==> v18 <==
// alu
module alu (
    input               i_clk,
    input               i_rst_n,
    input               i_valid,
    input signed [11:0] i_data_a,
    input signed [11:0] i_data_b,
    input        [2:0]  i_inst,
    output              o_valid,
    output       [11:0] o_data,
    output              o_overflow
);
clock: 8.0 ns
lec_check: 0
abc_area: 1
cap_margin: 20
cell_pad_in_sites_detail_placement: 0
cell_pad_in_sites_global_placement: 0
core_margin: 2
core_utilization: 72
cts_cluster_diameter: 226
cts_cluster_size: 42
gpl_routability_driven: 1
gpl_timing_driven: 1
hold_slack_margin: 0.07
max_routing_layer: met4
place_density_lb_addon: 0.19
setup_slack_margin: -0.3
slew_margin: 40
tns_end_percent: 35
run.sh (not shown) runs the stock make flow with config.mk's settings and CLKGATE_MAP_FILE=.
==> inputs of v34, as changes to v18 <==
ABC_AREA = default   (was 1)
CORE_UTILIZATION = 54   (was 72)
CTS_CLUSTER_DIAMETER = 183   (was 226)
CTS_CLUSTER_SIZE = 100   (was 42)
HOLD_SLACK_MARGIN = default   (was 0.07)
MAX_ROUTING_LAYER = met5   (was met4)
PLACE_DENSITY = 0.37   (was default)
PLACE_DENSITY_LB_ADDON = default   (was 0.19)
SETUP_SLACK_MARGIN = -0.62   (was -0.3)
SLEW_MARGIN = 20   (was 40)
TNS_END_PERCENT = default   (was 35)
==> flow/constraint.sdc (replaced) <==
create_clock -name core_clock -period 9.36 [get_ports {i_clk}]
set_input_delay 1.8720 -clock core_clock [delete_from_list [all_inputs] [get_ports {i_clk}]]
set_output_delay 1.8720 -clock core_clock [all_outputs]
set_load 0.01 [all_outputs]
==> comparison table <==
	v34	v18
Run status	failed layout checks	aborted with a tool error
Last stage reached	-	5_1_grt
Layout check failures	negative setup slack	-
Area post-placement	12900 µm²	13700 µm²
Area fraction in compound gates after synthesis	0.162	0.108
Number of instances in the synthesized netlist	1312	1704
Core area	18900 µm²	15300 µm²
Cell variety after synth	73	48
# rows	50	45
Simple share	0.190	0.280
Buffers inserted during post-CTS setup optimization	1	23
Most popular library cell in the synthesized design by count	inv_1	nand2_1
Part of the Yosys area used for sequential elements	0.0645	0.0597
Parity-gate share of the synthesized area counting xor and xnor cells	0.0726	0.0340
Initial standard-cell utilization of the core	0.554	0.742
Yosys chip area	10500 µm²	11300 µm²
Area share of fa/ha/maj cells after synthesis	0.399	0.369
Placer congestion estimate	0.923	1.13
Post-synth net total	1591	1983
Average footprint of a synthesized cell	7.98 µm²	6.65 µm²
Floorplan die area	20500 µm²	16700 µm²
Multiplexer area fraction after synthesis	0.0145	0
Placed cell count	1808	2158
Worst setup slack before clock tree synthesis	-935 ps	-1320 ps

---

==> build 90: inputs <==
==> flow/design.v <==
module alu (
    input               i_clk,
    input               i_rst_n,
    input               i_valid,
    input signed [11:0] i_data_a,
    input signed [11:0] i_data_b,
    input        [2:0]  i_inst,
    output              o_valid,
    output       [11:0] o_data,
    output              o_overflow
);
reg  [11:0] o_data_w, o_data_r;
reg         o_valid_w, o_valid_r;
reg         o_overflow_w, o_overflow_r;
reg  [19:0] data_old;
reg         overflow_old;
wire [12:0] data_add, data_sub, data_mean;
wire [23:0] data_mul;
wire [19:0] data_mul_round;
wire [20:0] data_mac;
wire [11:0] data_a_abs, data_b_abs;
assign o_valid = o_valid_r;
assign o_data = o_data_r;
assign o_overflow = o_overflow_r;
assign data_add = {i_data_a[11], i_data_a} + {i_data_b[11], i_data_b};
assign data_sub = {i_data_a[11], i_data_a} - {i_data_b[11], i_data_b};
assign data_mul = {{12{i_data_a[11]}}, i_data_a} * {{12{i_data_b[11]}}, i_data_b};
assign data_mul_round = {data_mul[23], data_mul[23:5]} + {19'd0, data_mul[4]};
assign data_mac = {data_mul_round[19], data_mul_round} + {data_old[19], data_old};
assign data_mean = data_add >> 1;
assign data_a_abs = i_data_a[11]? ~(i_data_a)+12'd1: i_data_a;
assign data_b_abs = i_data_b[11]? ~(i_data_b)+12'd1: i_data_b;
always@(*) begin
  o_data_w = 12'd0;
  o_valid_w = i_valid;
  o_overflow_w = 1'b0;
  case(i_inst)
    3'b000: begin  
      o_overflow_w = ^data_add[12:11];
      o_data_w = data_add[11:0];
    end
    3'b001: begin  
      o_overflow_w = ^data_sub[12:11];
      o_data_w = data_sub[11:0];
    end
    3'b010: begin  
      o_data_w = data_mul_round[11:0];
      o_overflow_w = ~(data_mul_round[19:11] == 9'b1_1111_1111 | data_mul_round[19:11] == 9'b0_0000_0000);
    end
    3'b011: begin  
      o_data_w = data_mac[11:0]; 
      o_overflow_w = ~(data_mac[20:11] == 10'b11_1111_1111 | data_mac[20:11] == 10'b00_0000_0000) | overflow_old;
    end
    3'b100: begin  
      o_data_w = ~(i_data_a ^ i_data_b);
    end
    3'b101: begin  
      o_data_w = ~i_data_a[11]? i_data_a: 12'd0;
    end
    3'b110: begin  
      o_data_w = data_mean[11:0];
    end
    3'b111: begin  
      o_data_w = (data_a_abs >= data_b_abs)? data_a_abs: data_b_abs;
    end
  endcase
end
always@(posedge i_clk or negedge i_rst_n) begin
  if(~i_rst_n) begin
    o_data_r <= 12'd0;
    o_overflow_r <= 1'b0;
    o_valid_r <= 1'b0;
  end 
  else begin
    o_data_r <= o_data_w;
    o_overflow_r <= o_overflow_w;
    o_valid_r <= o_valid_w;
  end
end
always@(posedge i_clk or negedge i_rst_n) begin
  if(~i_rst_n) begin
    data_old <= 20'd0;
    overflow_old <= 1'b0;
  end
  else if(i_valid) begin
    if(i_inst == 3'b011)begin
      data_old <= {{8{o_data_w[11]}}, o_data_w};
      overflow_old <= o_overflow_w;
    end
    else begin
      data_old <= 20'd0;
      overflow_old <= 1'b0;
    end
  end
end
endmodule
==> flow/run.sh <==
#!/bin/bash
# the make line also repeats each setting of config.mk as NAME=value (left out here)
make -C /OpenROAD-flow-scripts/flow DESIGN_CONFIG=/design/flow/config.mk WORK_HOME=/design/flow/orfs CLKGATE_MAP_FILE= finish
==> flow/config.mk <==
export PLATFORM = sky130hd
export DESIGN_NAME = alu
export DESIGN_NICKNAME = alu
export VERILOG_FILES = /design/flow/design.v
export SDC_FILE = /design/flow/constraint.sdc
export NUM_CORES = 4
export LEC_CHECK = 0
export CAP_MARGIN = 10
export CELL_PAD_IN_SITES_DETAIL_PLACEMENT = 1
export CELL_PAD_IN_SITES_GLOBAL_PLACEMENT = 2
export CORE_MARGIN = 2
export CORE_UTILIZATION = 60
export CTS_CLUSTER_DIAMETER = 219
export GPL_ROUTABILITY_DRIVEN = 1
export GPL_TIMING_DRIVEN = 1
export MAX_ROUTING_LAYER = met5
export PLACE_DENSITY_LB_ADDON = 0.16
export SLEW_MARGIN = 20
export TNS_END_PERCENT = 55
==> flow/constraint.sdc <==
create_clock -name core_clock -period 13.2 [get_ports {i_clk}]
set_input_delay 2.6400 -clock core_clock [delete_from_list [all_inputs] [get_ports {i_clk}]]
set_output_delay 2.6400 -clock core_clock [all_outputs]
set_load 0.01 [all_outputs]
==> inputs of build 93, as changes to build 90 <==
CAP_MARGIN = 20   (was 10)
CELL_PAD_IN_SITES_DETAIL_PLACEMENT = not set   (was 1)
CELL_PAD_IN_SITES_GLOBAL_PLACEMENT = not set   (was 2)
CORE_UTILIZATION = 72   (was 60)
CTS_CLUSTER_DIAMETER = not set   (was 219)
CTS_CLUSTER_SIZE = 99   (was not set)
GPL_ROUTABILITY_DRIVEN = not set   (was 1)
GPL_TIMING_DRIVEN = not set   (was 1)
MAX_ROUTING_LAYER = not set   (was met5)
PLACE_DENSITY = 0.37   (was not set)
PLACE_DENSITY_LB_ADDON = not set   (was 0.16)
TNS_END_PERCENT = 20   (was 55)
==> flow/constraint.sdc (replaced) <==
create_clock -name core_clock -period 9.23 [get_ports {i_clk}]
set_input_delay 1.8460 -clock core_clock [delete_from_list [all_inputs] [get_ports {i_clk}]]
set_output_delay 1.8460 -clock core_clock [all_outputs]
set_load 0.01 [all_outputs]
==> inputs of trial 17, as changes to build 90 <==
CAP_MARGIN = 40   (was 10)
CELL_PAD_IN_SITES_DETAIL_PLACEMENT = 0   (was 1)
CELL_PAD_IN_SITES_GLOBAL_PLACEMENT = 0   (was 2)
CORE_UTILIZATION = 33   (was 60)
CTS_CLUSTER_DIAMETER = 397   (was 219)
CTS_CLUSTER_SIZE = 100   (was not set)
PLACE_DENSITY_LB_ADDON = not set   (was 0.16)
SETUP_SLACK_MARGIN = -0.82   (was not set)
TNS_END_PERCENT = not set   (was 55)
==> flow/constraint.sdc (replaced) <==
create_clock -name core_clock -period 9.36 [get_ports {i_clk}]
set_input_delay 1.8720 -clock core_clock [delete_from_list [all_inputs] [get_ports {i_clk}]]
set_output_delay 1.8720 -clock core_clock [all_outputs]
set_load 0.01 [all_outputs]
==> inputs of build 46, as changes to build 90 <==
CAP_MARGIN = 20   (was 10)
CELL_PAD_IN_SITES_DETAIL_PLACEMENT = not set   (was 1)
CELL_PAD_IN_SITES_GLOBAL_PLACEMENT = not set   (was 2)
CORE_UTILIZATION = 40   (was 60)
CTS_CLUSTER_DIAMETER = 84   (was 219)
GPL_ROUTABILITY_DRIVEN = not set   (was 1)
GPL_TIMING_DRIVEN = not set   (was 1)
HOLD_SLACK_MARGIN = 0.01   (was not set)
MAX_ROUTING_LAYER = not set   (was met5)
MIN_ROUTING_LAYER = met2   (was not set)
PLACE_DENSITY_LB_ADDON = not set   (was 0.16)
TNS_END_PERCENT = not set   (was 55)
==> flow/constraint.sdc (replaced) <==
create_clock -name core_clock -period 10.0 [get_ports {i_clk}]
set_input_delay 2.0000 -clock core_clock [delete_from_list [all_inputs] [get_ports {i_clk}]]
set_output_delay 2.0000 -clock core_clock [all_outputs]
set_load 0.01 [all_outputs]
==> comparison table <==
quantity	build 93	build 90	trial 17	build 46
Slew @ Worst Pin	-	-	0.7783 ns	1.214 ns
Register-to-Register Path Depth	-	-	14	15
Worst Setup Slack, final	-	-	-0.3458 ns	0.2511 ns
Critical R2R Launch	-	-	data_old[0]	data_old[0]
Logic inverters	-	-	219	219
Post-CTS clock slew at the launch and capture registers of the worst setup and hold paths	-	-	0.07 ns	0.08 ns
Hold-critical path depth	-	-	1	1
Syn-to-layout area delta	-	-	26.91%	26.20%
Clock insertion delay at the later pin of the skew report	-	-	0.27 ns	0.27 ns
Count of warning messages emitted by the tools	-	-	39	39
Clock buffer and inverter area fraction after layout	-	-	0.5931%	0.6248%
Combinational share of cell area	-	-	66.06%	68.59%
Worst Hold Endpoint	-	-	data_old[3]	data_old[2]
Reg-to-reg critical path endpoint	-	-	overflow_old	overflow_old
Fp util	72.88%	60.97%	33.36%	40.42%
Die span in x	124.6 um	136.1 um	182.1 um	165.8 um
Most used cell, CP	-	-	fa_1	fa_1
Die height	124.6 um	136.1 um	182.1 um	165.8 um
Num CTS Buffers	3	-	3	3
Status	stopped before the end	stopped before the end	finished with violations	timing/DRC/antenna clean
Failing step	global routing (5_1_grt)	global placement without I/O (3_1_place_gp_skip_io)	-	-
Reasons for failing layout checks	-	-	negative setup slack	-
Multi-input gates	-	-	1012	1012
Kind of launch point of the worst setup path	-	-	input pin	input pin
CTS resizes	172	-	0	0
